==> design.v <==
module datapath #(parameter P_WIDTH=32)(
	input [P_WIDTH-1:0] input_a,
	input [P_WIDTH-1:0] input_b,
	input clk,
	input rst,
	output [P_WIDTH-1:0] out
	);
wire [P_WIDTH-1:0] mult_result;
wire [P_WIDTH-1:0] adder_out;
reg [P_WIDTH-1:0] adder_out_reg;
assign mult_result = input_a * input_b;
assign adder_out  = adder_out_reg + mult_result;
assign out = adder_out_reg;
always @(posedge clk)
 if (rst ==1) 
	adder_out_reg <= adder_out;
 else
	adder_out_reg <= 0;
endmodule
module controller #(parameter P_ADDR_WIDTH=8, parameter P_COUNT=100)(
	input clk,
	input rst,
	output reg out_rst,
	output reg ce_0,
	output reg ce_1,
	output reg we_0,
	output reg we_1,
	input  [P_ADDR_WIDTH-1:0] cjob_offset,
	output [P_ADDR_WIDTH-1:0] address_0,
	output [P_ADDR_WIDTH-1:0] address_1,
	input fin_buf_empty,
	output reg fin_rd_en,
	input fout_buf_full,
	output reg fout_wr_en,
	output reg cjob_load_en,
	output reg cjob_out_en
);
parameter IDLE= 7'b0000001,JOB_LOAD= 7'b0000010,  PREP=7'b0000100, PROCESSING = 7'b0001000, WRITE_BACK=7'b0010000, WAIT_Q=7'b0100000, WRITE_Q=7'b1000000;
reg [6:0] curr_state;
reg [6:0] next_state;
reg [P_ADDR_WIDTH-1:0] counter;
reg [P_ADDR_WIDTH-1:0] offset;
always @(curr_state,fin_buf_empty,counter,fout_buf_full)
begin
	next_state=5'b00000;
	case (curr_state)	
		IDLE:
			if(!fin_buf_empty)
				next_state=IDLE;
			else
				next_state=JOB_LOAD;
		JOB_LOAD:
			next_state=PREP;
		PREP:
			next_state=PROCESSING;
		PROCESSING:
			if(counter<P_COUNT-1+offset)			
				next_state = PROCESSING;
			else
				next_state = WRITE_BACK;
		WRITE_BACK:
			next_state=WAIT_Q;
		WAIT_Q:
			if(!fout_buf_full)
				next_state=WAIT_Q;
			else
				next_state=WRITE_Q;
		WRITE_Q:
			next_state=IDLE;
		default:
			next_state=IDLE;
	endcase
end
always @(posedge clk)       
begin
	if(rst==1)
		curr_state <= IDLE;
	else
		curr_state <= next_state;
end
always @(posedge clk)       
begin
	case(curr_state)
		IDLE:	begin
			out_rst<=0;
			ce_0<=0;
			ce_1<=0;
			we_0<=0;
			we_1<=0;
			counter <= 0;
			fin_rd_en<=0;
			fout_wr_en<=0;
			cjob_load_en<=0;
			cjob_out_en<=0;
			offset<=0;
			end
		JOB_LOAD:
			begin
			fin_rd_en<=1;
			cjob_load_en<=1;
			end
		PREP:
			begin
			fin_rd_en<=0;
			ce_0<=1;
			ce_1<=1;
			we_0<=0;
			we_1<=0;
			cjob_load_en<=0;
			counter<=cjob_offset;
			offset<=cjob_offset;
			end
		PROCESSING:
			begin
			cjob_load_en<=0;
			out_rst<=1;
			counter<= counter+1;
			end
		WRITE_BACK:
			begin
			ce_1<=0;
			we_0<=1;
			counter<=counter+P_COUNT;
			end
		WAIT_Q:
			begin
			ce_0<=0;
			counter<=0;
			cjob_out_en<=1;
			end
		WRITE_Q:
			begin
			fout_wr_en<=1;
			cjob_out_en<=1;
			end
		default:
			begin
			end
	endcase
end
assign address_0 = counter<<2;
assign address_1 = (counter+P_COUNT)<<2;
endmodule
module cjob_register #(parameter P_ADDR_WIDTH=16)
(
	input clk,
	input rst,
	input load,
	input out_en,
	input [(3+2+16)-1:0] data_in,
	output reg [(3+2+16)-1:0] data_out
);
reg [(3+2+16)-1:0] current_job;
always @(posedge clk) begin
	if(rst) begin
		data_out = 0;
		current_job = 0;
	end
	else begin
		if (load) current_job = data_in;
		if(out_en) data_out = current_job;
    end
end
endmodule
module dot_product (
	input ap_clk,
	input ap_rst,
	output [16-1:0]  	memory_Addr_A,
	output 						memory_EN_A,
	output 						memory_WEN_A,
	output [32-1:0]	memory_Din_A,
	input  [32-1:0] 	memory_Dout_A,
	output [16-1:0]  	memory_Addr_B,
	output 						memory_EN_B,
	output 						memory_WEN_B,
	output [32-1:0]	memory_Din_B,
	input  [32-1:0] 	memory_Dout_B,
	input 						fifo_in_empty_n,
	input  [(3+2+16)-1:0]	fifo_in_dout,
	output 						fifo_in_read,
	input 						fifo_out_full_n,
	output 						fifo_out_write,
	output [(3+2+16)-1:0]	fifo_out_din
);
	wire 						internal_rst;
	wire 						cjob_load_en;
	wire 						cjob_out_en;
	wire [16-1:0] 		job_offset;
datapath #(32) dp(
	.input_a(memory_Dout_A), 
	.input_b(memory_Dout_B), 
	.clk(ap_clk), 
	.rst(internal_rst), 
	.out(memory_Din_A)
);
controller #(16, 100) ctrl(
	.clk(ap_clk),
	.rst(ap_rst),
	.out_rst(internal_rst),
	.ce_0(memory_EN_A),
	.ce_1(memory_EN_B),
	.we_0(memory_WEN_A),
	.we_1(memory_WEN_B),
	.cjob_offset(job_offset),
	.address_0(memory_Addr_A),
	.address_1(memory_Addr_B),
	.fin_buf_empty(fifo_in_empty_n),
	.fin_rd_en(fifo_in_read),
	.fout_buf_full(fifo_out_full_n),
	.fout_wr_en(fifo_out_write),
	.cjob_load_en(cjob_load_en),
	.cjob_out_en(cjob_out_en)
);
cjob_register cjob_reg(
	.clk(ap_clk),
	.rst(ap_rst),
	.load(cjob_load_en),
	.out_en(cjob_out_en),
	.data_in(fifo_in_dout),
	.data_out(fifo_out_din)
);
assign job_offset = fifo_in_dout[16-1:0];
assign memory_Din_B = 0;
endmodule
==> run.sh <==
#!/bin/bash
# the make line also repeats each setting of config.mk as NAME=value (left out here)
make -C /OpenROAD-flow-scripts/flow DESIGN_CONFIG=/design/flow/config.mk WORK_HOME=/design/flow/orfs CLKGATE_MAP_FILE= finish
==> config.mk <==
export PLATFORM = sky130hd
export DESIGN_NAME = dot_product
export DESIGN_NICKNAME = dot_product
export VERILOG_FILES = /design/flow/design.v
export SDC_FILE = /design/flow/constraint.sdc
export NUM_CORES = 4
export LEC_CHECK = 0
export ABC_AREA = 0
export CAP_MARGIN = 30
export CORE_ASPECT_RATIO = 0.64
export CORE_MARGIN = 2
export CORE_UTILIZATION = 70
export GPL_TIMING_DRIVEN = 1
export PLACE_DENSITY_LB_ADDON = 0.06
export SLEW_MARGIN = 20
==> constraint.sdc <==
create_clock -name core_clock -period 7.72 [get_ports {ap_clk}]
set_input_delay 1.5440 -clock core_clock [delete_from_list [all_inputs] [get_ports {ap_clk}]]
set_output_delay 1.5440 -clock core_clock [all_outputs]
set_load 0.01 [all_outputs]
==> impl_metrics.json, run 1 <==
{
  "gp_congestion": 0.966,
  "hp-class": "reg2reg",
  "yosysUniqueCellTypes": 60,
  "synth_area_per_cell_um2": 9.23,
  "vias_per_cell": 6.06,
  "flop_cell": "dfxtp_1",
  "finalCriticalPeriod_ns": 7.91,
  "dp.final_hpwl_um": 56100,
  "clk_pin_slew_worst_paths_ns": 0.07,
  "design.core.area_mm2": 0.0314,
  "maxCapViolCount": 0,
  "hold_slack_ns": 0.493,
  "ant_nets": 0,
  "yosys.area_share.simple_pct": 17.1,
  "aoi_share_pct": 4.98,
  "cp-end-kind": "flip-flop",
  "die_w_um": 227,
  "syn_area_mm2": 0.0222,
  "totalWireLength_um": 80100,
  "ys_top_logic_family": "adder cells",
  "required_ns": 8.01,
  "final_cells": 3192,
  "mi_logic_area_mm2": 0.0174,
  "fill_cells": 1543,
  "r2r-start": "dp.adder_out_reg[23]$_SDFF_PN0_",
  "ys_warn_count": 3,
  "post-place-ws_ns": -1.15,
  "initCoreUtil_pct": 70.7,
  "ff2ff_path_depth": 23,
  "regToRegSetupSlack_ns": 0.77,
  "numSynthFlops": 121,
  "ys_cells": 2405,
  "cts_buffers": 17,
  "xor_area_share_pct": 4.43,
  "dr.pass1.iters": 7,
  "drc": 0,
  "yosys.area.top_type_share_pct": 39.5,
  "ys_sh_adder_pct": 47.5,
  "r2r-end": "dp.adder_out_reg[31]$_SDFF_PN0_",
  "postPlaceCellArea_mm2": 0.0257,
  "grt_pass1_vias": 20000,
  "slew_violations": 0,
  "crit_type": "in2reg",
  "register_area_mm2": 0.00282,
  "cp_top_family": "adder cells",
  "cts_sinks": 121,
  "outcome": "failed layout checks",
  "worst_hold_path.endpoint": "cjob_reg.data_out[11]$_SDFFE_PP0P_",
  "edf_count": 40,
  "check.faults": "setup timing",
  "root_buffer": "clkbuf_16",
  "yosys-stat-area_mm2": 0.0222,
  "async_flop_share_pct": 0,
  "worst_slew_pin_slew_ns": 1.15,
  "tns_ns": -0.659,
  "num_rows": 52,
  "max_slew_margin_pct": 23.6,
  "die_area_mm2": 0.0332,
  "wire_per_inst_um": 25.1,
  "common_cells": "inv_1 (494), fa_1 (438), and2_1 (341)",
  "layout_setup_ws_ns": -0.187,
  "vias": 19300,
  "slowest_stage": "fa_1",
  "portBuffers": 174,
  "tool_warnings": 29,
  "antenna_found_initial": 2,
  "cts_hold_buf": 0,
  "cp-endpoint": "dp.adder_out_reg[31]$_SDFF_PN0_",
  "top_cell": "inv_1",
  "syn_inst": 2405,
  "final_core_util_pct": 87.6,
  "critPathLaunchType": "primary input",
  "clock.latency.late_pin_ns": 0.45,
  "dieHeight_um": 146,
  "overflow": 0,
  "worstHoldStart": "cjob_reg.data_out[11]$_SDFFE_PP0P_",
  "startpoint": "memory_Dout_B[19]",
  "crit_path_max_fanout": 5,
  "top_area_cell": "fa_1",
  "dpl.cell_count": 3091,
  "tritoncts": "done",
  "nets": 3414,
  "synthTopCellsByArea": "fa_1 (39%), and2_1 (9.6%), inv_1 (8.3%)",
  "track_usage_pct": 47.8,
  "hold_path_depth": 2,
  "cp.buffers_inverters": 8,
  "post-route-period-util_pct": 102,
  "worstPathArrival_ns": 8.20,
  "stdcell_area_mm2": 0.0275,
  "drtIter0Drc": 2622,
  "finalHoldViolations": 0,
  "path_depth": 25,
  "crit_top_cell": "fa_1",
  "postSynthSeqShare_pct": 12.7,
  "clock_skew_ns": 0.0148,
  "clockBufferDepth": 2,
  "htreeDepth": 4,
  "io_pins": 212,
  "setup_viol": 8,
  "max_stage_delay_ns": 0.54,
  "grt_max_degree": 50,
  "mux_share_pct": 1.13,
  "area_delta_synth_final_pct": 24.0,
  "grt_pass1_wl_um": 116000,
  "rsz0062_at_grt": "yes",
  "clock.fmax_mhz": 126
}
==> timing repair <==
item                                   CTS  global route
setup endpoints to repair               15            15
pin swaps                               91            66
gates cloned                             8             1
resized                                231           109
endpoints found under the hold margin    0             0
buffers inserted                        48            15
==> cell type report <==
class / count / area share [%]
diodes: 2 / 0.0182
clock buffers: 17 / 1.54
clock inverters: 15 / 0.622
inverters: 494 / 6.73
multi-input cells: 1659 / 63.2
flip-flops and latches: 121 / 10.2
well taps: 432 / 1.96
repair buffers: 452 / 15.7
==> routing by layer <==
metal	vias up	GRT usage [%]	wire length, µm
li1	7778	-	-
met1	9375	65.0	28700
met2	1728	66.0	32800
met3	446	24.7	14300
met4	4	16.0	4140
met5	-	0	119
==> run 2: changes to the inputs <==
- ABC_AREA: 0 -> default
- CAP_MARGIN: 30 -> 20
- CORE_ASPECT_RATIO: 0.64 -> 0.52
- CORE_UTILIZATION: 70 -> 48
- CTS_CLUSTER_DIAMETER: default -> 307
- CTS_CLUSTER_SIZE: default -> 99
- GPL_TIMING_DRIVEN: 1 -> default
- PLACE_DENSITY_LB_ADDON: 0.06 -> 0.29
- TNS_END_PERCENT: default -> 30
- clock period: 7.72 -> 9.51 ns (I/O delays scaled with it)
==> impl_metrics.json, run 2 <==
{
  "outcome": "complete, no violations",
  "postSynthSeqShare_pct": 12.7,
  "drc": 0,
  "crit_path_max_fanout": 12,
  "maxCapViolCount": 0,
  "worstHoldStart": "ctrl.curr_state[6]$_DFF_P_",
  "tritoncts": "done",
  "wl_met3_um": 9120,
  "numSynthFlops": 121,
  "cts_hold_buf": 0,
  "drtIter0Drc": 1485,
  "die_area_mm2": 0.0481,
  "grt_max_degree": 50,
  "io_pins": 212,
  "slew_violations": 0,
  "clock.latency.late_pin_ns": 0.44,
  "xor_area_share_pct": 4.43,
  "nets": 3223,
  "overflow": 0,
  "startpoint": "memory_Dout_A[13]",
  "portBuffers": 174,
  "aoi_share_pct": 4.98,
  "finalHoldViolations": 0,
  "area_delta_synth_final_pct": 13.9,
  "cts_resized": 0,
  "fill_cells": 4043,
  "top_area_cell": "fa_1",
  "dp.final_hpwl_um": 58100,
  "finalCriticalPeriod_ns": 9.13,
  "htreeDepth": 4,
  "drt-met1-wl_um": 32300,
  "top_layer": "met5",
  "clock.fmax_mhz": 110,
  "ys_cells": 2405,
  "slowest_stage": "clkdlybuf4s50_1",
  "cts_sinks": 121,
  "setup_viol": 0,
  "edf_count": 40,
  "synth_area_per_cell_um2": 9.23,
  "mux_share_pct": 1.13,
  "hold_path_depth": 1,
  "regToRegSetupSlack_ns": 2.48,
  "vias_per_cell": 5.24,
  "clockBufferDepth": 2,
  "yosysUniqueCellTypes": 60,
  "die_w_um": 302,
  "hp-class": "reg2reg",
  "antenna_found_initial": 5,
  "max_stage_delay_ns": 0.75,
  "ys_warn_count": 3,
  "design.core.area_mm2": 0.0453,
  "root_buffer": "clkbuf_16",
  "gp_congestion": 0.946,
  "yosys.area_share.simple_pct": 17.1,
  "cts_buffers": 17,
  "initCoreUtil_pct": 49.0,
  "wire_per_inst_um": 21.5,
  "final_core_util_pct": 55.8,
  "clk_pin_slew_worst_paths_ns": 0.07,
  "crit_type": "in2reg",
  "dr.pass1.iters": 5,
  "synthTopCellsByArea": "fa_1 (39%), and2_1 (9.6%), inv_1 (8.3%)",
  "worstPathArrival_ns": 9.41,
  "top_cell": "inv_1",
  "dieHeight_um": 159,
  "ff2ff_path_depth": 23,
  "syn_area_mm2": 0.0222,
  "grt_pass1_wl_um": 106000,
  "ant_nets": 0,
  "r2r-end": "dp.adder_out_reg[31]$_SDFF_PN0_",
  "post-route-period-util_pct": 96.0,
  "critPathLaunchType": "primary input",
  "cp.buffers_inverters": 7,
  "syn_inst": 2405,
  "worst_hold_path.endpoint": "ctrl.curr_state[5]$_DFF_P_",
  "async_flop_share_pct": 0,
  "post_cts_buffers": 0,
  "yosys.area.top_type_share_pct": 39.5,
  "tns_ns": 0,
  "path_depth": 25,
  "max_slew_margin_pct": 35.0,
  "num_rows": 56,
  "yosys-stat-area_mm2": 0.0222,
  "wl_met2_um": 25900,
  "crit_top_cell": "fa_1",
  "worst_slew_pin_slew_ns": 0.951,
  "grt_pass1_vias": 17300,
  "vias": 16700,
  "cp-end-kind": "flip-flop",
  "flop_cell": "dfxtp_1",
  "totalWireLength_um": 68300,
  "cp-endpoint": "dp.adder_out_reg[31]$_SDFF_PN0_",
  "required_ns": 9.79,
  "cp_top_family": "adder cells",
  "clock_skew_ns": 0.0169,
  "rsz0062_at_grt": "no",
  "r2r-start": "dp.adder_out_reg[23]$_SDFF_PN0_",
  "track_usage_pct": 29.5,
  "ys_sh_adder_pct": 47.5,
  "common_cells": "inv_1 (494), fa_1 (438), and2_1 (341)",
  "ys_top_logic_family": "adder cells",
  "tool_warnings": 26
}
[run 2: final cells by class]
type	count	area, µm²	area share [%]
diodes	2	5.00	0.0198
multi-input cells	1659	16800	66.5
clock buffers	17	425	1.68
clock inverters	15	179	0.707
well taps	609	762	3.01
flip-flops and latches	121	2820	11.2
inverters	494	1850	7.33
repair buffers	261	2420	9.56
[run 2: metrics by stage]
step	setup slack, ns	hold WS [ns]	instance area (µm²)	instances
CTS	0.522	0.486	25300	3176
floorplan	1.17	0.406	22300	2441
global placement	0.161	0.464	24700	3144
global route	0.120	0.501	25300	3178
detailed placement	0.128	0.478	24700	3144
finish	0.381	0.488	25300	3178
[run 2: routing by layer]
layer	track usage, %	vias up
met4	4.37	2
li1	-	7395
met3	11.7	53
met1	47.0	8434
met5	0	-
met2	37.4	767
==> run 3: changes to the inputs <==
- CORE_MARGIN: 2 -> 6
- CORE_UTILIZATION: 48 -> 57
- CTS_CLUSTER_DIAMETER: 307 -> default
- GPL_TIMING_DRIVEN: default -> 1
- MIN_ROUTING_LAYER: default -> met2
- PLACE_DENSITY_LB_ADDON: 0.29 -> 0.21
- SLEW_MARGIN: 20 -> 5
- TNS_END_PERCENT: 30 -> 25
==> impl_metrics.json, run 3 <==
{
  "overflow": 81,
  "num_rows": 51,
  "track_usage_pct": 61.9,
  "io_pins": 212,
  "xor_area_share_pct": 4.43,
  "ys_top_logic_family": "adder cells",
  "root_buffer": "clkbuf_16",
  "cts_resized": 0,
  "post-place-ws_ns": 0.0894,
  "top_cell": "inv_1",
  "dpl.cell_count": 3042,
  "synthTopCellsByArea": "fa_1 (39%), and2_1 (9.6%), inv_1 (8.3%)",
  "numSynthFlops": 121,
  "cts_hold_buf": 0,
  "gp_congestion": 1.07,
  "ys_cells": 2405,
  "yosys-stat-area_mm2": 0.0222,
  "edf_count": 40,
  "error": "[ERROR GRT-0116] Global routing finished with congestion. Check the congestion regions in the DRC Viewer.",
  "mux_share_pct": 1.13,
  "clockBufferDepth": 2,
  "portBuffers": 174,
  "postSynthSeqShare_pct": 12.7,
  "common_cells": "inv_1 (494), fa_1 (438), and2_1 (341)",
  "ys_warn_count": 3,
  "die_area_mm2": 0.0441,
  "postPlaceCellArea_mm2": 0.0246,
  "ys_sh_adder_pct": 47.5,
  "post_cts_buffers": 0,
  "yosys.area_share.simple_pct": 17.1,
  "async_flop_share_pct": 0,
  "outcome": "stopped before the end",
  "cts_sinks": 121,
  "top_area_cell": "fa_1",
  "initCoreUtil_pct": 58.6,
  "yosys.area.top_type_share_pct": 39.5,
  "syn_area_mm2": 0.0222,
  "cts_buffers": 17,
  "dieHeight_um": 154,
  "dp.final_hpwl_um": 61700,
  "synth_area_per_cell_um2": 9.23,
  "design.core.area_mm2": 0.0379,
  "syn_inst": 2405,
  "flop_cell": "dfxtp_1",
  "die_w_um": 286,
  "yosysUniqueCellTypes": 60,
  "htreeDepth": 4,
  "haltStage": "global routing (5_1_grt)",
  "aoi_share_pct": 4.98
}
==> run 3: routing by layer <==
layer | overflow | GRT usage, %
met3 | 59 | 84.0
met2 | 1 | 61.5
met1 | - | -
met5 | 20 | 60.3
met4 | 1 | 28.4
==> run 3: metrics by stage <==
stage          hold WS (ns)  utilization, %
4_1_cts               0.487            66.6
3_5_place_dp          0.476            65.0
3_3_place_gp          0.464            65.0
2_1_floorplan         0.406               -
==> run 4: changes to the inputs <==
- ABC_AREA: default -> 1
- CAP_MARGIN: 20 -> 35
- CELL_PAD_IN_SITES_GLOBAL_PLACEMENT: default -> 2
- CORE_ASPECT_RATIO: 0.52 -> default
- CORE_MARGIN: 6 -> 2
- CORE_UTILIZATION: 57 -> 20
- CTS_CLUSTER_SIZE: 99 -> default
- GPL_ROUTABILITY_DRIVEN: default -> 0
- MAX_ROUTING_LAYER: default -> met5
- MIN_ROUTING_LAYER: met2 -> met1
- PLACE_DENSITY: default -> 0.93
- PLACE_DENSITY_LB_ADDON: 0.21 -> default
- SETUP_SLACK_MARGIN: default -> 0.24
- SLEW_MARGIN: 5 -> 20
- TNS_END_PERCENT: 25 -> 85
- clock period: 9.51 -> 7.7 ns (I/O delays scaled with it)
==> impl_metrics.json, run 4 <==
{
  "outcome": "complete, no violations",
  "grt_pass1_wl_um": 122000,
  "syn_inst": 3069,
  "use_met2_pct": 21.6,
  "max_slew_margin_pct": 51.1,
  "post-route-period-util_pct": 95.5,
  "edf_count": 40,
  "vias_per_cell": 3.93,
  "yosysUniqueCellTypes": 55,
  "antenna_found_initial": 12,
  "crit_top_cell": "fa_1",
  "required_ns": 8.01,
  "ys_top_logic_family": "adder cells",
  "rsz0062_at_grt": "yes",
  "drtIter0Drc": 1219,
  "ys_warn_count": 3,
  "totalWireLength_um": 79400,
  "async_flop_share_pct": 0,
  "r2r-start": "dp.adder_out_reg[19]$_SDFF_PN0_",
  "synthTopCellsByArea": "fa_1 (37%), inv_1 (15%), nand2_1 (12%)",
  "ys_sh_adder_pct": 44.9,
  "clock_skew_ns": 0.0210,
  "aoi_share_pct": 4.71,
  "crit_path_max_fanout": 6,
  "tool_warnings": 28,
  "ant_nets": 0,
  "design.core.area_mm2": 0.116,
  "cp.buffers_inverters": 11,
  "wire_per_inst_um": 15.9,
  "setup_viol": 0,
  "cp_top_family": "adder cells",
  "r2r-end": "dp.adder_out_reg[26]$_SDFF_PN0_",
  "ff2ff_path_depth": 19,
  "top_cell": "inv_1",
  "clock.fmax_mhz": 136,
  "slew_violations": 0,
  "worst_hold_path.endpoint": "ctrl.fout_wr_en$_DFFE_PP_",
  "yosys-stat-area_mm2": 0.0235,
  "die_w_um": 347,
  "clock.latency.late_pin_ns": 0.43,
  "worst_slew_pin_slew_ns": 0.731,
  "die_area_mm2": 0.120,
  "tritoncts": "done",
  "postSynthSeqShare_pct": 12.0,
  "postPlaceCellArea_mm2": 0.0288,
  "vias": 19600,
  "grt_pass1_vias": 20700,
  "area_delta_synth_final_pct": 32.7,
  "clk_pin_slew_worst_paths_ns": 0.07,
  "crit_type": "in2reg",
  "grt.busiest_layer": "met2",
  "worstHoldStart": "ctrl.curr_state[1]$_DFF_P_",
  "htreeDepth": 4,
  "worstPathArrival_ns": 7.66,
  "regToRegSetupSlack_ns": 1.34,
  "yosys.area_share.simple_pct": 16.9,
  "cp-end-kind": "flip-flop",
  "stdcell_area_mm2": 0.0312,
  "synth_area_per_cell_um2": 7.66,
  "ys_cells": 3069,
  "initCoreUtil_pct": 20.2,
  "finalHoldViolations": 0,
  "finalCriticalPeriod_ns": 7.35,
  "mux_share_pct": 0.809,
  "hold_slack_ns": 0.451,
  "track_usage_pct": 13.2,
  "nets": 4114,
  "dr.pass1.iters": 5,
  "root_buffer": "clkbuf_16",
  "fill_cells": 12600,
  "slowest_stage": "fa_1",
  "cp-endpoint": "dp.adder_out_reg[29]$_SDFF_PN0_",
  "overflow": 0,
  "max_stage_delay_ns": 0.53,
  "portBuffers": 174,
  "dp.final_hpwl_um": 63800,
  "startpoint": "memory_Dout_A[11]",
  "grt_max_degree": 50,
  "syn_area_mm2": 0.0235,
  "yosys.area.top_type_share_pct": 37.3,
  "common_cells": "inv_1 (943), nand2_1 (781), fa_1 (438)",
  "critPathLaunchType": "primary input",
  "hold_path_depth": 0,
  "cts_buffers": 17,
  "xor_area_share_pct": 1.45,
  "clockBufferDepth": 2,
  "hp-class": "reg2reg",
  "top_area_cell": "fa_1",
  "flop_cell": "dfxtp_1",
  "grt_use_met3_pct": 3.11,
  "cts_sinks": 121,
  "met1_usage_pct": 17.9,
  "dieHeight_um": 347,
  "maxCapViolCount": 0,
  "numSynthFlops": 121,
  "path_depth": 31,
  "drc": 0,
  "io_pins": 212,
  "num_rows": 125
}
[run 4: metal layers]
| metal | vias to the layer above | part of all wire [%] |
|---|---|---|
| met3 | 95 | 7.9 |
| met2 | 563 | 45 |
| met4 | 20 | 1.9 |
| met1 | 9543 | 45 |
| met5 | - | 0.16 |
| li1 | 9390 | - |
[run 4: through the flow]
step | cells | worst slack, ns | TNS, ns | utilization, %
after floorplan | 3105 | 0.247 | 0 | -
after global placement | 4863 | -0.739 | -6.69 | 24.8
after detailed placement | 4863 | -0.751 | -7.28 | 24.8
after CTS | 4963 | 0.239 | 0 | 26.3
after global routing | 4983 | 0.127 | 0 | 26.8
final | 4984 | 0.350 | 0 | 26.8
[run 4: cell type report]
type / count / area, µm² / area share [%]
multi-input cells: 1854 / 17000 / 54.4
diodes: 2 / 5.00 / 0.0161
inverters: 950 / 3570 / 11.4
clock buffers: 18 / 450 / 1.44
clock inverters: 14 / 123 / 0.393
well taps: 1524 / 1910 / 6.12
flip-flops and latches: 121 / 2820 / 9.05
repair buffers: 501 / 5340 / 17.1
[run 4: what timing repair did]
| item | CTS | global route |
|---|---|---|
| hold buffers | 0 | 0 |
| setup endpoints to repair | 18 | 18 |
| cloned | 13 | 4 |
| gates resized | 219 | 172 |
| buffers inserted | 55 | 15 |
| pin swaps | 97 | 73 |
==> run 5: changes to the inputs <==
- ABC_AREA: 1 -> default
- CAP_MARGIN: 35 -> 20
- CELL_PAD_IN_SITES_GLOBAL_PLACEMENT: 2 -> default
- CORE_UTILIZATION: 20 -> 72
- CTS_CLUSTER_DIAMETER: default -> 199
- CTS_CLUSTER_SIZE: default -> 24
- GPL_ROUTABILITY_DRIVEN: 0 -> default
- GPL_TIMING_DRIVEN: 1 -> default
- MAX_ROUTING_LAYER: met5 -> default
- MIN_ROUTING_LAYER: met1 -> default
- PLACE_DENSITY: 0.93 -> default
- PLACE_DENSITY_LB_ADDON: default -> 0.27
- SETUP_SLACK_MARGIN: 0.24 -> 0.63
- TNS_END_PERCENT: 85 -> 5
- clock period: 7.7 -> 5.0 ns (I/O delays scaled with it)
==> impl_metrics.json, run 5 <==
{
  "outcome": "failed layout checks",
  "check.faults": "setup timing",
  "tool_warnings": 31,
  "yosysUniqueCellTypes": 60,
  "slew_violations": 0,
  "track_usage_pct": 49.4,
  "mux_share_pct": 1.13,
  "drc": 0,
  "grt_pass1_vias": 21900,
  "top_cell": "inv_1",
  "area_delta_synth_final_pct": 24.9,
  "max_stage_delay_ns": 0.60,
  "post-route-period-util_pct": 151,
  "yosys.area.top_type_share_pct": 39.5,
  "syn_inst": 2405,
  "regToRegSetupSlack_ns": -1.80,
  "slowest_stage": "fa_1",
  "io_pins": 212,
  "cp-end-kind": "flip-flop",
  "design.core.area_mm2": 0.0305,
  "startpoint": "memory_Dout_A[8]",
  "vias_per_cell": 6.46,
  "ys_cells": 2405,
  "num_rows": 64,
  "worst_hold_path.endpoint": "cjob_reg.data_out[12]$_SDFFE_PP0P_",
  "ant_nets": 0,
  "dpl.cell_count": 3071,
  "vias": 20400,
  "hold_path_depth": 2,
  "syn_area_mm2": 0.0222,
  "die_w_um": 180,
  "common_cells": "inv_1 (494), fa_1 (438), and2_1 (341)",
  "ys_top_logic_family": "adder cells",
  "finalCriticalPeriod_ns": 7.56,
  "cp.buffers_inverters": 10,
  "ys_sh_adder_pct": 47.5,
  "cts_sinks": 121,
  "grt_max_degree": 50,
  "numSynthFlops": 121,
  "dr.pass1.iters": 9,
  "clock.fmax_mhz": 132,
  "critPathLaunchType": "primary input",
  "cp-endpoint": "dp.adder_out_reg[31]$_SDFF_PN0_",
  "htreeDepth": 4,
  "grt.busiest_layer": "met2",
  "met1_usage_pct": 57.1,
  "async_flop_share_pct": 0,
  "portBuffers": 174,
  "clock.latency.late_pin_ns": 0.46,
  "setup_viol": 24,
  "antenna_found_initial": 8,
  "dp.final_hpwl_um": 54000,
  "grt_pass1_wl_um": 121000,
  "gp_congestion": 0.981,
  "max_slew_margin_pct": 26.3,
  "initCoreUtil_pct": 72.8,
  "cp_top_family": "adder cells",
  "tns_ns": -47.86,
  "aoi_share_pct": 4.98,
  "worst_slew_pin_slew_ns": 1.11,
  "crit_type": "in2reg",
  "cts_buffers": 17,
  "hp-class": "reg2reg",
  "dieHeight_um": 180,
  "nets": 3417,
  "postSynthSeqShare_pct": 12.7,
  "layout_setup_ws_ns": -2.56,
  "xor_area_share_pct": 4.43,
  "die_area_mm2": 0.0323,
  "clock_skew_ns": 0.0228,
  "clockBufferDepth": 2,
  "clk_pin_slew_worst_paths_ns": 0.06,
  "rsz0062_at_grt": "yes",
  "totalWireLength_um": 84400,
  "top_area_cell": "fa_1",
  "post-place-ws_ns": -3.13,
  "yosys.area_share.simple_pct": 17.1,
  "worstPathArrival_ns": 7.84,
  "synth_area_per_cell_um2": 9.23,
  "grt_use_met3_pct": 13.5,
  "use_met2_pct": 78.2,
  "drtIter0Drc": 2471,
  "finalHoldViolations": 0,
  "r2r-start": "dp.adder_out_reg[23]$_SDFF_PN0_",
  "overflow": 0,
  "ys_warn_count": 3,
  "root_buffer": "clkbuf_16",
  "edf_count": 40,
  "crit_path_max_fanout": 9,
  "yosys-stat-area_mm2": 0.0222,
  "cts_hold_buf": 0,
  "crit_top_cell": "fa_1",
  "path_depth": 28,
  "final_cells": 3162,
  "ff2ff_path_depth": 23,
  "maxCapViolCount": 0,
  "wire_per_inst_um": 26.7,
  "synthTopCellsByArea": "fa_1 (39%), and2_1 (9.6%), inv_1 (8.3%)",
  "r2r-end": "dp.adder_out_reg[31]$_SDFF_PN0_",
  "tritoncts": "done",
  "required_ns": 5.28,
  "worstHoldStart": "cjob_reg.data_out[12]$_SDFFE_PP0P_",
  "flop_cell": "dfxtp_1"
}
-- run 5: through the flow --
step	util (%)	hold slack, ns	cell area [µm²]
floorplan	-	0.406	22600
global placement	84.5	0.467	25800
detailed placement	84.6	0.476	25800
CTS	89.9	0.490	27400
global route	90.9	0.510	27700
finish	90.9	0.502	27700
-- run 5: area by class of cell --
type	instances	area, µm²
antenna	5	12.5
clock buffer	17	425
clock inverter	15	216
fill	1147	2770
inverter	494	1850
multi-input combinational	1659	17600
sequential	121	2820
tap	396	495
timing repair buffer	455	4350
-- run 5: what timing repair did --
action,4_1_cts,5_1_grt
gates cloned,6,0
resized,245,63
setup buffers,43,4
pin swaps,78,73
setup endpoints to repair,28,28
-- run 5: per-layer routing --
| metal | wire, µm | vias up |
|---|---|---|
| met5 | 26 | - |
| met4 | 9570 | 4 |
| met3 | 11700 | 871 |
| met2 | 37300 | 2132 |
| met1 | 25800 | 9628 |
| li1 | - | 7792 |
==> run 6: changes to the inputs <==
- ABC_AREA: default -> 1
- CORE_UTILIZATION: 72 -> 68
- CTS_CLUSTER_DIAMETER: 199 -> 388
- CTS_CLUSTER_SIZE: 24 -> 95
- PLACE_DENSITY_LB_ADDON: 0.27 -> default
- SETUP_SLACK_MARGIN: 0.63 -> 1.05
- clock period: 5.0 -> 4.62 ns (I/O delays scaled with it)
==> impl_metrics.json, run 6 <==
{
  "outcome": "failed layout checks",
  "check.faults": "setup timing",
  "portBuffers": 174,
  "slowest_stage": "fa_1",
  "post-route-period-util_pct": 152,
  "edf_count": 40,
  "slew_violations": 0,
  "register_area_mm2": 0.00282,
  "hold_path_depth": 0,
  "required_ns": 4.99,
  "path_depth": 30,
  "r2r-end": "dp.adder_out_reg[29]$_SDFF_PN0_",
  "yosysUniqueCellTypes": 55,
  "layout_setup_ws_ns": -2.38,
  "maxCapViolCount": 0,
  "r2r-start": "dp.adder_out_reg[21]$_SDFF_PN0_",
  "grt_pass1_wl_um": 116000,
  "ys_sh_adder_pct": 44.9,
  "die_w_um": 190,
  "wire_per_inst_um": 18.4,
  "ys_cells": 3069,
  "dieHeight_um": 190,
  "crit_top_cell": "fa_1",
  "tritoncts": "done",
  "top_area_cell": "fa_1",
  "num_rows": 68,
  "startpoint": "memory_Dout_B[12]",
  "dpl.cell_count": 3832,
  "totalWireLength_um": 71900,
  "top_cell": "inv_1",
  "antenna_found_initial": 2,
  "ff2ff_path_depth": 24,
  "mi_logic_area_mm2": 0.0168,
  "yosys.area_share.simple_pct": 16.9,
  "hp-class": "reg2reg",
  "flop_cell": "dfxtp_1",
  "htreeDepth": 4,
  "common_cells": "inv_1 (943), nand2_1 (781), fa_1 (438)",
  "numSynthFlops": 121,
  "drc": 0,
  "cts_buffers": 17,
  "area_delta_synth_final_pct": 23.9,
  "vias": 21000,
  "syn_inst": 3069,
  "syn_area_mm2": 0.0235,
  "drtIter0Drc": 1997,
  "cp.buffers_inverters": 11,
  "clockBufferDepth": 2,
  "clock_skew_ns": 0.00768,
  "yosys-stat-area_mm2": 0.0235,
  "dp.final_hpwl_um": 56000,
  "initCoreUtil_pct": 68.5,
  "overflow": 0,
  "final_cells": 3905,
  "grt_pass1_vias": 22500,
  "async_flop_share_pct": 0,
  "nets": 4104,
  "regToRegSetupSlack_ns": -1.85,
  "hold_slack_ns": 0.462,
  "cts_sinks": 121,
  "worst_slew_pin_slew_ns": 0.702,
  "crit_type": "in2reg",
  "mux_share_pct": 0.809,
  "track_usage_pct": 41.8,
  "worstPathArrival_ns": 7.37,
  "aoi_share_pct": 4.71,
  "tns_ns": -48.16,
  "rsz0062_at_grt": "yes",
  "yosys.area.top_type_share_pct": 37.3,
  "vias_per_cell": 5.38,
  "fill_cells": 2024,
  "design.core.area_mm2": 0.0343,
  "synth_area_per_cell_um2": 7.66,
  "finalCriticalPeriod_ns": 7.00,
  "finalHoldViolations": 0,
  "synthTopCellsByArea": "fa_1 (37%), inv_1 (15%), nand2_1 (12%)",
  "crit_path_max_fanout": 11,
  "max_stage_delay_ns": 0.51,
  "root_buffer": "clkbuf_16",
  "cp-endpoint": "dp.adder_out_reg[29]$_SDFF_PN0_",
  "setup_viol": 26,
  "dr.pass1.iters": 6,
  "io_pins": 212,
  "worst_hold_path.endpoint": "ctrl.fout_wr_en$_DFFE_PP_",
  "clock.fmax_mhz": 143,
  "tool_warnings": 31,
  "cp_top_family": "adder cells",
  "ant_nets": 0,
  "clock.latency.late_pin_ns": 0.44,
  "critPathLaunchType": "primary input",
  "ys_warn_count": 3,
  "final_core_util_pct": 84.9,
  "cp-end-kind": "flip-flop",
  "die_area_mm2": 0.0361,
  "ys_top_logic_family": "adder cells",
  "clk_pin_slew_worst_paths_ns": 0.07,
  "grt_max_degree": 50,
  "xor_area_share_pct": 1.45,
  "worstHoldStart": "ctrl.curr_state[1]$_DFF_P_",
  "postSynthSeqShare_pct": 12.0,
  "cts_hold_buf": 0,
  "max_slew_margin_pct": 53.2,
  "gp_congestion": 1.03
}
## run 6: what timing repair did
action	4_1_cts	5_1_grt
gates cloned	9	0
endpoints found under the setup margin	30	31
buffers inserted	29	1
gates resized	180	32
pin swaps	77	10
## run 6: metal layers
layer | routed length [µm] | up-vias | global-route usage [%]
li1 | - | 9383 | -
met5 | 0 | - | 0
met1 | 27400 | 10100 | 54.9
met2 | 32900 | 1191 | 66.8
met4 | 3740 | 0 | 19.4
met3 | 7790 | 292 | 8.91
## run 6: stage by stage
step                area [µm²]  setup slack, ns
floorplan                23900            -2.17
global placement         27600            -2.97
detailed placement       27600            -3.08
CTS                      29000            -2.23
global route             29100            -2.57
finish                   29100            -2.38
## run 6: final cells by class
type | count | area share (%)
repair buffers | 491 | 16.5
inverters | 950 | 12.2
flip-flops and latches | 121 | 9.69
clock inverters | 15 | 0.520
diodes | 2 | 0.0172
clock buffers | 17 | 1.46
multi-input cells | 1854 | 57.6
well taps | 455 | 1.95
==> run 7: changes to the inputs <==
- ABC_AREA: 1 -> default
- CORE_UTILIZATION: 68 -> 40
- CTS_CLUSTER_DIAMETER: 388 -> default
- CTS_CLUSTER_SIZE: 95 -> default
- SETUP_SLACK_MARGIN: 1.05 -> default
- TNS_END_PERCENT: 5 -> default
- clock period: 4.62 -> 5.63 ns (I/O delays scaled with it)
==> impl_metrics.json, run 7 <==
{
  "io_pins": 212,
  "worst_hold_path.endpoint": "ctrl.curr_state[5]$_DFF_P_",
  "edf_count": 40,
  "postSynthSeqShare_pct": 12.7,
  "grt_max_degree": 43,
  "max_slew_margin_pct": 36.4,
  "clock.fmax_mhz": 139,
  "worstPathArrival_ns": 7.50,
  "check.faults": "setup timing",
  "synth_area_per_cell_um2": 9.23,
  "nets": 3467,
  "overflow": 0,
  "setup_viol": 23,
  "dp.final_hpwl_um": 55000,
  "mux_share_pct": 1.13,
  "synthTopCellsByArea": "fa_1 (39%), and2_1 (9.6%), inv_1 (8.3%)",
  "portBuffers": 174,
  "worstHoldStart": "ctrl.curr_state[6]$_DFF_P_",
  "crit_type": "in2reg",
  "crit_path_max_fanout": 7,
  "cp-end-kind": "flip-flop",
  "htreeDepth": 4,
  "yosys-stat-area_mm2": 0.0222,
  "mi_logic_area_mm2": 0.0178,
  "area_delta_synth_final_pct": 30.3,
  "drc": 0,
  "ys_cells": 2405,
  "grt_pass1_vias": 18900,
  "clockBufferDepth": 2,
  "cp-endpoint": "dp.adder_out_reg[29]$_SDFF_PN0_",
  "finalCriticalPeriod_ns": 7.22,
  "die_area_mm2": 0.0574,
  "track_usage_pct": 24.5,
  "num_rows": 86,
  "rsz0062_at_grt": "yes",
  "clk_pin_slew_worst_paths_ns": 0.07,
  "cts_sinks": 121,
  "ys_top_logic_family": "adder cells",
  "post-route-period-util_pct": 128,
  "vias": 17300,
  "initCoreUtil_pct": 40.4,
  "antenna_found_initial": 10,
  "ant_nets": 0,
  "cp.buffers_inverters": 9,
  "wire_per_inst_um": 18.9,
  "dieHeight_um": 240,
  "clock_skew_ns": 0.0138,
  "slew_violations": 0,
  "ys_warn_count": 3,
  "cts_buffers": 17,
  "aoi_share_pct": 4.98,
  "worst_slew_pin_slew_ns": 0.954,
  "root_buffer": "clkbuf_16",
  "cp_top_family": "adder cells",
  "totalWireLength_um": 67500,
  "critPathLaunchType": "primary input",
  "startpoint": "memory_Dout_B[5]",
  "yosysUniqueCellTypes": 60,
  "r2r-start": "dp.adder_out_reg[22]$_SDFF_PN0_",
  "die_w_um": 240,
  "hold_path_depth": 1,
  "syn_inst": 2405,
  "required_ns": 5.92,
  "hp-class": "reg2reg",
  "dr.pass1.iters": 5,
  "ys_sh_adder_pct": 47.5,
  "yosys.area.top_type_share_pct": 39.5,
  "vias_per_cell": 4.86,
  "regToRegSetupSlack_ns": -0.86,
  "tritoncts": "done",
  "design.core.area_mm2": 0.0550,
  "top_cell": "inv_1",
  "r2r-end": "dp.adder_out_reg[29]$_SDFF_PN0_",
  "crit_top_cell": "fa_1",
  "outcome": "failed layout checks",
  "clock.latency.late_pin_ns": 0.44,
  "ff2ff_path_depth": 24,
  "hold_slack_ns": 0.482,
  "flop_cell": "dfxtp_1",
  "async_flop_share_pct": 0,
  "yosys.area_share.simple_pct": 17.1,
  "slowest_stage": "fa_1",
  "layout_setup_ws_ns": -1.59,
  "tool_warnings": 29,
  "common_cells": "inv_1 (494), fa_1 (438), and2_1 (341)",
  "syn_area_mm2": 0.0222,
  "top_area_cell": "fa_1",
  "finalHoldViolations": 0,
  "fill_cells": 5025,
  "path_depth": 27,
  "register_area_mm2": 0.00282,
  "max_stage_delay_ns": 0.57,
  "gp_congestion": 0.916,
  "drtIter0Drc": 944,
  "xor_area_share_pct": 4.43,
  "grt_pass1_wl_um": 107000,
  "maxCapViolCount": 0,
  "numSynthFlops": 121
}
run 7: final cells by class:
cell class | instances | share of cell area, %
clock buffer | 18 | 1.52
tap | 748 | 3.23
clock inverter | 14 | 0.432
timing repair buffer | 505 | 17.3
sequential | 121 | 9.76
inverter | 494 | 6.41
multi-input combinational | 1659 | 61.4
antenna | 3 | 0.0259
run 7: repair_timing:
| action | 4_1_cts | 5_1_grt |
|---|---|---|
| hold buffers | 0 | 0 |
| gates resized | 338 | 120 |
| setup endpoints to repair | 24 | 23 |
| cloned | 6 | 2 |
| buffers inserted | 60 | 14 |
| pin swaps | 140 | 136 |
run 7: layer usage:
layer / up-vias / global-route usage, % / part of all wire (%)
met5: - / 0 / 0.14
met2: 524 / 41.0 / 49
met1: 8818 / 32.5 / 42
met3: 93 / 4.89 / 7.3
met4: 14 / 5.98 / 2.5
li1: 7879 / - / -
run 7: stage by stage:
stage / worst slack [ns] / util (%) / TNS (ns) / area (µm²) / std cells
after global placement: -2.54 / 48.6 / -46.51 / 26700 / 3454
after detailed placement: -2.60 / 48.6 / -47.42 / 26700 / 3455
final: -1.59 / 52.6 / -25.15 / 28900 / 3562
after global routing: -1.72 / 52.6 / -28.30 / 28900 / 3560
after floorplan: -1.62 / - / -20.68 / 22900 / 2441
after CTS: -1.59 / 52.1 / -25.21 / 28600 / 3551
==> run 8: changes to the inputs <==
- CAP_MARGIN: 20 -> 40
- CORE_UTILIZATION: 40 -> 72
- CTS_CLUSTER_DIAMETER: default -> 380
- CTS_CLUSTER_SIZE: default -> 39
- HOLD_SLACK_MARGIN: default -> 0.29
- PLACE_DENSITY_LB_ADDON: default -> 0.26
- SETUP_SLACK_MARGIN: default -> -0.61
- clock period: 5.63 -> 6.26 ns (I/O delays scaled with it)
==> impl_metrics.json, run 8 <==
{
  "tns_ns": -22.93,
  "met1_usage_pct": 54.3,
  "antenna_found_initial": 11,
  "hold_path_depth": 2,
  "nets": 3361,
  "cts_sinks": 121,
  "grt.busiest_layer": "met2",
  "dieHeight_um": 180,
  "die_area_mm2": 0.0323,
  "portBuffers": 174,
  "register_area_mm2": 0.00282,
  "yosys.area_share.simple_pct": 17.1,
  "tritoncts": "done",
  "final_core_util_pct": 89.0,
  "regToRegSetupSlack_ns": -0.52,
  "design.core.area_mm2": 0.0305,
  "dp.final_hpwl_um": 52800,
  "tool_warnings": 30,
  "hp-class": "reg2reg",
  "critPathLaunchType": "primary input",
  "track_usage_pct": 47.4,
  "max_stage_delay_ns": 0.74,
  "dpl.cell_count": 3055,
  "ys_cells": 2405,
  "synth_area_per_cell_um2": 9.23,
  "mux_share_pct": 1.13,
  "worst_slew_pin_slew_ns": 1.01,
  "rsz0062_at_grt": "yes",
  "flop_cell": "dfxtp_1",
  "clock.fmax_mhz": 127,
  "finalHoldViolations": 0,
  "max_slew_margin_pct": 32.3,
  "clk_pin_slew_worst_paths_ns": 0.06,
  "cp-endpoint": "dp.adder_out_reg[31]$_SDFF_PN0_",
  "use_met2_pct": 75.7,
  "io_pins": 212,
  "crit_path_max_fanout": 16,
  "ff2ff_path_depth": 23,
  "syn_inst": 2405,
  "wire_per_inst_um": 27.1,
  "top_cell": "inv_1",
  "drtIter0Drc": 2804,
  "top_area_cell": "fa_1",
  "overflow": 0,
  "yosysUniqueCellTypes": 60,
  "fill_cells": 1256,
  "worst_hold_path.endpoint": "cjob_reg.data_out[12]$_SDFFE_PP0P_",
  "initCoreUtil_pct": 72.8,
  "finalCriticalPeriod_ns": 7.85,
  "clock_skew_ns": 0.00772,
  "check.faults": "setup timing",
  "clock.latency.late_pin_ns": 0.45,
  "ys_top_logic_family": "adder cells",
  "setup_viol": 21,
  "final_cells": 3106,
  "vias_per_cell": 6.49,
  "crit_type": "in2reg",
  "common_cells": "inv_1 (494), fa_1 (438), and2_1 (341)",
  "ys_sh_adder_pct": 47.5,
  "yosys.area.top_type_share_pct": 39.5,
  "worstHoldStart": "cjob_reg.data_out[12]$_SDFFE_PP0P_",
  "yosys-stat-area_mm2": 0.0222,
  "slew_violations": 0,
  "grt_max_degree": 44,
  "area_delta_synth_final_pct": 22.3,
  "syn_area_mm2": 0.0222,
  "ant_nets": 0,
  "die_w_um": 180,
  "clockBufferDepth": 2,
  "dr.pass1.iters": 12,
  "startpoint": "memory_Dout_B[8]",
  "ys_warn_count": 3,
  "cp_cell_sequence": "buf_6, buf_4, and2_1, fa_1, fa_1, fa_1, inv_1, fa_2, inv_2, fa_1, ha_4, fa_1, inv_2, fa_1, inv_2, ha_4, buf_4, nand3_2, a21oi_2, o21ai_2, a311oi_4, o21ai_2, xor2_1, nor2_1",
  "num_rows": 64,
  "async_flop_share_pct": 0,
  "cts_hold_buf": 0,
  "gp_congestion": 0.975,
  "grt_use_met3_pct": 16.6,
  "layout_setup_ws_ns": -1.59,
  "cp-end-kind": "flip-flop",
  "grt_pass1_vias": 21200,
  "grt_pass1_wl_um": 116000,
  "path_depth": 24,
  "htreeDepth": 4,
  "cp.buffers_inverters": 7,
  "outcome": "failed layout checks",
  "cts_buffers": 17,
  "maxCapViolCount": 0,
  "worstPathArrival_ns": 8.15,
  "aoi_share_pct": 4.98,
  "xor_area_share_pct": 4.43,
  "drc": 0,
  "root_buffer": "clkbuf_16",
  "crit_top_cell": "fa_1",
  "synthTopCellsByArea": "fa_1 (39%), and2_1 (9.6%), inv_1 (8.3%)",
  "mi_logic_area_mm2": 0.0175,
  "r2r-end": "dp.adder_out_reg[31]$_SDFF_PN0_",
  "post-route-period-util_pct": 125,
  "vias": 20200,
  "r2r-start": "dp.adder_out_reg[23]$_SDFF_PN0_",
  "postSynthSeqShare_pct": 12.7,
  "cp_top_family": "adder cells",
  "required_ns": 6.56,
  "edf_count": 40,
  "totalWireLength_um": 84200,
  "numSynthFlops": 121,
  "slowest_stage": "fa_1"
}
## run 8: layout make-up
class	count	area share, %
Multi-Input combinational cell	1659	64.4
Clock inverter	12	0.452
Clock buffer	20	1.84
Sequential cell	121	10.4
Antenna cell	5	0.0461
Inverter	494	6.83
Tap cell	396	1.82
Timing Repair Buffer	399	14.2
## run 8: routing by layer
metal | vias to the layer above | share of wire, % | wire length (µm)
li1 | 7673 | - | -
met1 | 9621 | 30 | 25300
met2 | 2000 | 44 | 36900
met3 | 850 | 16 | 13300
met4 | 8 | 10 | 8630
met5 | - | 0.16 | 131
## run 8: what timing repair did
| action | in CTS | in global routing |
|---|---|---|
| pin swaps | 84 | 61 |
| cloned | 9 | 1 |
| gates resized | 299 | 119 |
| hold endpoints to repair | 0 | 0 |
| buffers inserted | 19 | 15 |
| endpoints found under the setup margin | 21 | 17 |
## run 8: metrics by stage
step | worst slack [ns] | hold slack, ns | instance area (µm²)
after floorplan | -1.12 | 0.406 | 22700
after global placement | -1.96 | 0.461 | 25700
after detailed placement | -2.10 | 0.470 | 25700
after CTS | -0.993 | 0.490 | 26800
after global routing | -1.65 | 0.515 | 27100
final | -1.59 | 0.495 | 27200
==> run 9: changes to the inputs <==
- ABC_AREA: default -> 1
- CAP_MARGIN: 40 -> 20
- CORE_UTILIZATION: 72 -> 68
- CTS_CLUSTER_DIAMETER: 380 -> 388
- CTS_CLUSTER_SIZE: 39 -> 95
- HOLD_SLACK_MARGIN: 0.29 -> default
- PLACE_DENSITY: default -> 0.36
- PLACE_DENSITY_LB_ADDON: 0.26 -> default
- SETUP_SLACK_MARGIN: -0.61 -> default
- TNS_END_PERCENT: default -> 5
- clock period: 6.26 -> 4.55 ns (I/O delays scaled with it)
==> impl_metrics.json, run 9 <==
{
  "outcome": "failed layout checks",
  "check.faults": "setup timing",
  "cts_buffers": 17,
  "worst_hold_path.endpoint": "ctrl.fout_wr_en$_DFFE_PP_",
  "tritoncts": "done",
  "drtIter0Drc": 2363,
  "mi_logic_area_mm2": 0.0169,
  "mux_share_pct": 0.809,
  "yosys.area.top_type_share_pct": 37.3,
  "grt.busiest_layer": "met2",
  "max_stage_delay_ns": 0.62,
  "crit_top_cell": "fa_1",
  "grt_pass1_wl_um": 124000,
  "r2r-end": "dp.adder_out_reg[29]$_SDFF_PN0_",
  "clock_skew_ns": 0.0114,
  "maxCapViolCount": 0,
  "post-place-ws_ns": -3.18,
  "initCoreUtil_pct": 68.5,
  "cts_hold_buf": 0,
  "r2r-start": "dp.adder_out_reg[21]$_SDFF_PN0_",
  "ys_sh_adder_pct": 44.9,
  "yosys.area_share.simple_pct": 16.9,
  "htreeDepth": 4,
  "hold_path_depth": 0,
  "syn_area_mm2": 0.0235,
  "finalHoldViolations": 0,
  "top_area_cell": "fa_1",
  "syn_inst": 3069,
  "async_flop_share_pct": 0,
  "crit_type": "in2reg",
  "cp.buffers_inverters": 10,
  "slowest_stage": "fa_1",
  "worstPathArrival_ns": 7.42,
  "path_depth": 29,
  "root_buffer": "clkbuf_16",
  "totalWireLength_um": 78600,
  "dp.final_hpwl_um": 56700,
  "portBuffers": 174,
  "common_cells": "inv_1 (943), nand2_1 (781), fa_1 (438)",
  "design.core.area_mm2": 0.0343,
  "area_delta_synth_final_pct": 26.6,
  "vias_per_cell": 5.55,
  "layout_setup_ws_ns": -2.51,
  "dieHeight_um": 190,
  "cts_sinks": 121,
  "ys_warn_count": 3,
  "worst_slew_pin_slew_ns": 0.701,
  "antenna_found_initial": 2,
  "flop_cell": "dfxtp_1",
  "ys_top_logic_family": "adder cells",
  "final_cells": 3953,
  "startpoint": "memory_Dout_B[2]",
  "track_usage_pct": 45.3,
  "clk_pin_slew_worst_paths_ns": 0.06,
  "postSynthSeqShare_pct": 12.0,
  "cp-end-kind": "flip-flop",
  "io_pins": 212,
  "nets": 4153,
  "crit_path_max_fanout": 5,
  "hp-class": "reg2reg",
  "use_met2_pct": 72.1,
  "regToRegSetupSlack_ns": -2.13,
  "die_area_mm2": 0.0361,
  "slew_violations": 0,
  "ff2ff_path_depth": 24,
  "top_cell": "inv_1",
  "max_slew_margin_pct": 53.2,
  "wire_per_inst_um": 19.9,
  "clock.latency.late_pin_ns": 0.44,
  "overflow": 0,
  "synth_area_per_cell_um2": 7.66,
  "tool_warnings": 31,
  "grt_max_degree": 50,
  "ant_nets": 0,
  "cp_top_family": "adder cells",
  "dpl.cell_count": 3833,
  "grt_pass1_vias": 23600,
  "final_core_util_pct": 86.7,
  "drc": 0,
  "edf_count": 40,
  "clockBufferDepth": 2,
  "die_w_um": 190,
  "rsz0062_at_grt": "yes",
  "worstHoldStart": "ctrl.curr_state[1]$_DFF_P_",
  "gp_congestion": 1.02,
  "post-route-period-util_pct": 155,
  "yosysUniqueCellTypes": 55,
  "yosys-stat-area_mm2": 0.0235,
  "synthTopCellsByArea": "fa_1 (37%), inv_1 (15%), nand2_1 (12%)",
  "fill_cells": 1852,
  "num_rows": 68,
  "finalCriticalPeriod_ns": 7.06,
  "ys_cells": 3069,
  "vias": 21900,
  "grt_use_met3_pct": 11.7,
  "setup_viol": 26,
  "dr.pass1.iters": 8,
  "xor_area_share_pct": 1.45,
  "numSynthFlops": 121,
  "critPathLaunchType": "primary input",
  "required_ns": 4.91,
  "register_area_mm2": 0.00282,
  "cp-endpoint": "dp.adder_out_reg[29]$_SDFF_PN0_",
  "clock.fmax_mhz": 142,
  "met1_usage_pct": 56.1,
  "aoi_share_pct": 4.71
}
## run 9: routing by layer
layer | part of all wire, % | routed length [µm]
met5 | 0.010 | 8
met4 | 6.9 | 5450
met3 | 12 | 9380
met2 | 46 | 36000
met1 | 35 | 27700
## run 9: area by class of cell
cell class | instances | share of cell area [%]
multi-input combinational | 1854 | 56.7
sequential | 121 | 9.49
antenna | 1 | 0.00841
tap | 455 | 1.91
clock buffer | 18 | 1.51
clock inverter | 14 | 0.576
inverter | 950 | 12.0
timing repair buffer | 540 | 17.8
## run 9: what timing repair did
item / 4_1_cts / 5_1_grt
pin swaps: 124 / 26
cloned: 11 / 0
endpoints found under the setup margin: 27 / 27
buffers inserted: 72 / 4
resized: 313 / 41
## run 9: stage by stage
step                cell area (µm²)  hold WS, ns  setup TNS (ns)
CTS                           29600        0.473          -45.95
global route                  29700        0.496          -55.37
global placement              27600        0.438          -67.25
detailed placement            27600        0.459          -69.70
finish                        29700        0.477          -50.81
floorplan                     23900        0.429          -43.05
==> run 10: changes to the inputs <==
- ABC_AREA: 1 -> default
- CORE_UTILIZATION: 68 -> 72
- CTS_CLUSTER_DIAMETER: 388 -> 380
- CTS_CLUSTER_SIZE: 95 -> 59
- HOLD_SLACK_MARGIN: default -> 0.29
- PLACE_DENSITY: 0.36 -> default
- PLACE_DENSITY_LB_ADDON: default -> 0.24
- SETUP_SLACK_MARGIN: default -> -0.45
- TNS_END_PERCENT: 5 -> default
- clock period: 4.55 -> 4.72 ns (I/O delays scaled with it)
==> impl_metrics.json, run 10 <==
{
  "grt_max_degree": 48,
  "mux_share_pct": 1.13,
  "flop_cell": "dfxtp_1",
  "top_area_cell": "fa_1",
  "dpl.cell_count": 3075,
  "design.core.area_mm2": 0.0305,
  "check.faults": "setup timing",
  "ys_cells": 2405,
  "slew_violations": 0,
  "yosys.area.top_type_share_pct": 39.5,
  "common_cells": "inv_1 (494), fa_1 (438), and2_1 (341)",
  "ant_nets": 0,
  "clock.latency.late_pin_ns": 0.46,
  "finalHoldViolations": 0,
  "grt_pass1_wl_um": 128000,
  "nets": 3397,
  "tritoncts": "done",
  "max_slew_margin_pct": 23.0,
  "setup_viol": 26,
  "gp_congestion": 0.963,
  "vias_per_cell": 6.66,
  "clk_pin_slew_worst_paths_ns": 0.07,
  "cp-endpoint": "dp.adder_out_reg[31]$_SDFF_PN0_",
  "die_area_mm2": 0.0323,
  "cp.buffers_inverters": 7,
  "r2r-start": "dp.adder_out_reg[23]$_SDFF_PN0_",
  "ys_sh_adder_pct": 47.5,
  "htreeDepth": 4,
  "rsz0062_at_grt": "yes",
  "async_flop_share_pct": 0,
  "synthTopCellsByArea": "fa_1 (39%), and2_1 (9.6%), inv_1 (8.3%)",
  "grt_pass1_vias": 22600,
  "hold_path_depth": 2,
  "post-place-ws_ns": -3.31,
  "hp-class": "reg2reg",
  "worstPathArrival_ns": 7.88,
  "clockBufferDepth": 2,
  "crit_type": "in2reg",
  "path_depth": 25,
  "drtIter0Drc": 3274,
  "ys_top_logic_family": "adder cells",
  "synth_area_per_cell_um2": 9.23,
  "final_cells": 3141,
  "yosys.area_share.simple_pct": 17.1,
  "area_delta_synth_final_pct": 25.3,
  "dr.pass1.iters": 17,
  "tool_warnings": 32,
  "totalWireLength_um": 90600,
  "antenna_found_initial": 9,
  "r2r-end": "dp.adder_out_reg[31]$_SDFF_PN0_",
  "aoi_share_pct": 4.98,
  "vias": 20900,
  "worst_hold_path.endpoint": "cjob_reg.current_job[16]$_SDFF_PP0_",
  "startpoint": "memory_Dout_B[7]",
  "outcome": "failed layout checks",
  "yosys-stat-area_mm2": 0.0222,
  "cp-end-kind": "flip-flop",
  "regToRegSetupSlack_ns": -2.60,
  "dp.final_hpwl_um": 53800,
  "wire_per_inst_um": 28.8,
  "overflow": 0,
  "drc": 0,
  "layout_setup_ws_ns": -2.88,
  "crit_path_max_fanout": 11,
  "ys_warn_count": 3,
  "edf_count": 40,
  "crit_top_cell": "fa_1",
  "dieHeight_um": 180,
  "worst_slew_pin_slew_ns": 1.15,
  "numSynthFlops": 121,
  "required_ns": 5.00,
  "tns_ns": -55.64,
  "post-route-period-util_pct": 161,
  "syn_inst": 2405,
  "root_buffer": "clkbuf_16",
  "cts_hold_buf": 0,
  "track_usage_pct": 53.0,
  "postSynthSeqShare_pct": 12.7,
  "slowest_stage": "fa_1",
  "critPathLaunchType": "primary input",
  "clock.fmax_mhz": 132,
  "die_w_um": 180,
  "portBuffers": 174,
  "worstHoldStart": "cjob_reg.current_job[16]$_SDFF_PP0_",
  "initCoreUtil_pct": 72.8,
  "fill_cells": 1114,
  "yosysUniqueCellTypes": 60,
  "maxCapViolCount": 0,
  "clock_skew_ns": 0.0181,
  "ff2ff_path_depth": 23,
  "finalCriticalPeriod_ns": 7.60,
  "final_core_util_pct": 91.2,
  "syn_area_mm2": 0.0222,
  "xor_area_share_pct": 4.43,
  "top_cell": "inv_1",
  "cp_top_family": "adder cells",
  "hold_slack_ns": 0.518,
  "num_rows": 64,
  "max_stage_delay_ns": 0.84,
  "io_pins": 212,
  "cts_sinks": 121,
  "cts_buffers": 17
}
## run 10: area by class of cell
type | instances | area [µm²] | area share (%)
Antenna cell | 4 | 10.0 | 0.0360
Clock inverter | 15 | 173 | 0.621
Timing Repair Buffer | 435 | 4210 | 15.1
Sequential cell | 121 | 2820 | 10.1
Multi-Input combinational cell | 1659 | 17800 | 64.1
Tap cell | 396 | 495 | 1.78
Inverter | 494 | 1850 | 6.66
Clock buffer | 17 | 425 | 1.53
## run 10: repair_timing
item	4_1_cts	5_1_grt
resized	395	83
gates cloned	8	0
pin swaps	130	54
endpoints found under the hold margin	0	0
setup endpoints to repair	26	25
buffers inserted	36	11
## run 10: stage by stage
stage	instance area, µm²
after floorplan	22900
after global placement	26000
after detailed placement	26000
after CTS	27500
after global routing	27800
final	27800
## run 10: metal layers
layer | wire [µm] | GRT usage [%] | vias up
met3 | 14200 | 19.5 | 1031
met5 | 56 | 0.296 | -
met4 | 11400 | 44.7 | 4
li1 | - | - | 7734
met2 | 38600 | 81.2 | 2369
met1 | 26300 | 59.0 | 9785
